==> flow/design.v (excerpt) <==
module SingleCycle_Top
(
	input				CLK	,
	input				RST	,
	output [9:0]	IMEM_ADDR	,
	input	 [15:0]	IMEM_RDATA	,
	output [9:0]	DMEM_ADDR	,
	output [15:0]	DMEM_WDATA	,
	output			DMEM_WE		,
	input	 [15:0]	DMEM_RDATA
);
	wire [15:0] sel_pc_out;
	wire [15:0] pc_out;
	wire [15:0] im_out;
	wire [15:0] alu_in;
	wire [15:0] rd1;
	wire [15:0] rd2;
	wire [15:0] alu_imm_out;
	wire [15:0] alu_out;
	wire [15:0] alu_bypass_out;
	wire [15:0] aux_out;
	wire [15:0] mem_out;
	wire [15:0] mem_bypass_out;
	wire [15:0] store_pc_out;
	wire [15:0] sum_imm_out;
	wire               comp;
	wire               sel_pc;    
	wire               sum_imm;   
	wire               store_pc;  
	wire               reg_we;    
	wire               alu_imm;   
	typedefs::alu_opcode_t alu_ctrl;  
	wire               alu_bypass;
	wire					 alu_feedback_in;
	wire               mem_we;    
	wire               mem_bypass;
	Controller control_block(
		.clk(CLK), 
		.op(typedefs::opcode_t'(im_out[15:10])), 
		.comp(comp), 
		.sel_PC(sel_pc), 
		.sum_imm(sum_imm), 
		.store_pc(store_pc), 
		.reg_we(reg_we), 
		.alu_imm(alu_imm), 
		.alu_ctrl(alu_ctrl), 
		.alu_bypass(alu_bypass),
		.alu_feedback_in(alu_feedback_in),
		.mem_we(mem_we), 
		.mem_bypass(mem_bypass)
	);
	Mux2x1 feedback_mux(
		.a(rd1), 
		.b(aux_out), 
		.sel(alu_feedback_in), 
		.out(alu_in)
	);
	Mux2x1 pc_mux(
		.a(pc_out + sum_imm_out), 
		.b(aux_out), 
		.sel(sel_pc), 
		.out(sel_pc_out)
	);
	Mux2x1 sum_imm_mux(
		.a(16'h1), 
		.b(aux_out), 
		.sel(sum_imm), 
		.out(sum_imm_out)
	);
	Reg pc(
		.in(sel_pc_out), 
  ...
export LEC_CHECK = 0
export ABC_AREA = 0
export CAP_MARGIN = 10
export CORE_ASPECT_RATIO = 1.73
export CORE_MARGIN = 2
export CORE_UTILIZATION = 72
export CTS_CLUSTER_DIAMETER = 372
export CTS_CLUSTER_SIZE = 35
export HOLD_SLACK_MARGIN = 0.04
export MAX_ROUTING_LAYER = met4
export PLACE_DENSITY = 0.68
export SETUP_SLACK_MARGIN = 2.98
export SLEW_MARGIN = 20
export TNS_END_PERCENT = 5
create_clock -name core_clock -period 11.6 [get_ports {CLK}]
run.sh (not shown) runs the stock make flow with config.mk's settings and CLKGATE_MAP_FILE=.
The first run died in global routing (5_1_grt).
Edit:
ABC_AREA = default   (was 0)
CAP_MARGIN = 20   (was 10)
CORE_ASPECT_RATIO = default   (was 1.73)
CORE_UTILIZATION = 40   (was 72)
CTS_CLUSTER_DIAMETER = default   (was 372)
CTS_CLUSTER_SIZE = default   (was 35)
HOLD_SLACK_MARGIN = default   (was 0.04)
MAX_ROUTING_LAYER = default   (was met4)
PLACE_DENSITY = default   (was 0.68)
SETUP_SLACK_MARGIN = default   (was 2.98)
TNS_END_PERCENT = default   (was 5)
clock period = 15.6 ns   (was 11.6 ns; I/O delays follow)
After rerunning: With this change the flow passed the timing, design-rule and antenna checks; area after synthesis is unchanged; die size is higher by 78%; synthesized cell count is unchanged.
Edit:
CORE_UTILIZATION = 57   (was 40)
CTS_CLUSTER_DIAMETER = 28   (was default)
MAX_ROUTING_LAYER = met4   (was default)
SETUP_SLACK_MARGIN = 2.24   (was default)
clock period = 8.14 ns   (was 15.6 ns; I/O delays follow)
What happened: This time the run aborted during global routing (5_1_grt) (GRT-0232); synthesized area is unchanged; die size is lower by about 30%; synthesized cell count does not change.
Edit:
CORE_UTILIZATION = 58   (was 57)
CTS_CLUSTER_DIAMETER = default   (was 28)
MAX_ROUTING_LAYER = default   (was met4)
SETUP_SLACK_MARGIN = default   (was 2.24)
TNS_END_PERCENT = 5   (was default)
clock period = 11.0 ns   (was 8.14 ns; I/O delays follow)
With this change the flow ran to the end with violations: negative setup slack.
Area after synthesis stays the same.
Die area falls by 1.7%.
Synthesized cell count is unchanged.

== north ==
SingleCycle_Top again, from the RTL that the note above started with.
Settings: LEC_CHECK=0, ABC_AREA=1, CAP_MARGIN=0, CORE_ASPECT_RATIO=1.73, CORE_MARGIN=2, CORE_UTILIZATION=45, CTS_CLUSTER_SIZE=98, HOLD_SLACK_MARGIN=0.04, PLACE_DENSITY_LB_ADDON=0.05, SLEW_MARGIN=20, TNS_END_PERCENT=95; clock period 8.66 ns.
Run status, north: aborted in 5_1_grt, error GRT-0116
Input changes introduced in south (baseline for comparison: north):
# north
export LEC_CHECK = 0
export ABC_AREA = 1
export CAP_MARGIN = 0
export CORE_ASPECT_RATIO = 1.73
export CORE_MARGIN = 2
export CORE_UTILIZATION = 45
export CTS_CLUSTER_SIZE = 98
export HOLD_SLACK_MARGIN = 0.04
export PLACE_DENSITY_LB_ADDON = 0.05
export SLEW_MARGIN = 20
export TNS_END_PERCENT = 95
create_clock -name core_clock -period 8.66 [get_ports {CLK}]
# south
export LEC_CHECK = 0
export ABC_AREA = 1
export CAP_MARGIN = 20
export CORE_MARGIN = 2
export CORE_UTILIZATION = 58
export SLEW_MARGIN = 20
create_clock -name core_clock -period 10.0 [get_ports {CLK}]
==> results <==
Re number of instances resized during post-cts repair: north and south aren't equal, and the lower value belongs to south.
Delta (south minus north): die outline area -about 22%, floorplan utilization rose 13 points.
Of north and south, not a single run came through the flow clean.
The flow completed for south, but it is not clean: the layout still shows negative setup slack.
Reported for north and south, post-synthesis xor/xnor area fraction turned out identical to the last digit.
Re count of mapped cells out of synthesis: no difference whatsoever between south and north.
#### Input delta (east over south)
# south
export LEC_CHECK = 0
export ABC_AREA = 1
export CAP_MARGIN = 20
export CORE_MARGIN = 2
export CORE_UTILIZATION = 58
export SLEW_MARGIN = 20
create_clock -name core_clock -period 10.0 [get_ports {CLK}]
# east
export LEC_CHECK = 0
export ABC_AREA = 1
export CAP_MARGIN = 20
export CORE_MARGIN = 2
export CORE_UTILIZATION = 72
export CTS_CLUSTER_SIZE = 94
export SLEW_MARGIN = 20
export TNS_END_PERCENT = 10
create_clock -name core_clock -period 2.71 [get_ports {CLK}]
[summary]
- east never completed, since it errored out during 4_1_cts.
- Changes observed in east relative to south: half-perimeter wire length after placement higher, count of flip-flops with a built-in enable after synthesis roughly the same, die span in y lower.
- east vs. south: minimum setup slack after placement went down 4.31 ns; placement-stage cell area went up about 9%; number of placement rows went down 9.
### east -> west
# east
export LEC_CHECK = 0
export ABC_AREA = 1
export CAP_MARGIN = 20
export CORE_MARGIN = 2
export CORE_UTILIZATION = 72
export CTS_CLUSTER_SIZE = 94
export SLEW_MARGIN = 20
export TNS_END_PERCENT = 10
create_clock -name core_clock -period 2.71 [get_ports {CLK}]
# west
export LEC_CHECK = 0
export CAP_MARGIN = 20
export CORE_MARGIN = 2
export CORE_UTILIZATION = 57
export SETUP_SLACK_MARGIN = 2.24
export SLEW_MARGIN = 20
create_clock -name core_clock -period 8.14 [get_ports {CLK}]
Findings:
west did not finish; the tool stopped in 5_1_grt with error GRT-0232.
Delta (west minus east): fraction of the mapped netlist area in compound gates rose 5.4 points; mean post-synth cell area has increased; synthesized cell count shrank by 710.
#### Input delta (middle over west)
# west
export LEC_CHECK = 0
export CAP_MARGIN = 20
export CORE_MARGIN = 2
export CORE_UTILIZATION = 57
export SETUP_SLACK_MARGIN = 2.24
export SLEW_MARGIN = 20
create_clock -name core_clock -period 8.14 [get_ports {CLK}]
# middle
export LEC_CHECK = 0
export CAP_MARGIN = 20
export CORE_MARGIN = 2
export CORE_UTILIZATION = 50
export SLEW_MARGIN = 20
create_clock -name core_clock -period 8.66 [get_ports {CLK}]
- Diff middle..west | xor and xnor area share after synthesis | unchanged
- Status middle: flow complete, layout not clean - negative setup slack
- From west to middle the numbers moved as follows: total of hold buffers inserted after clock tree synthesis was more or less identical, core area increased by 0.0081 mm^2 relative to the old numbers, routability-driven placement congestion ratio decreased about 4%.
- Setup slack after placement is higher on middle
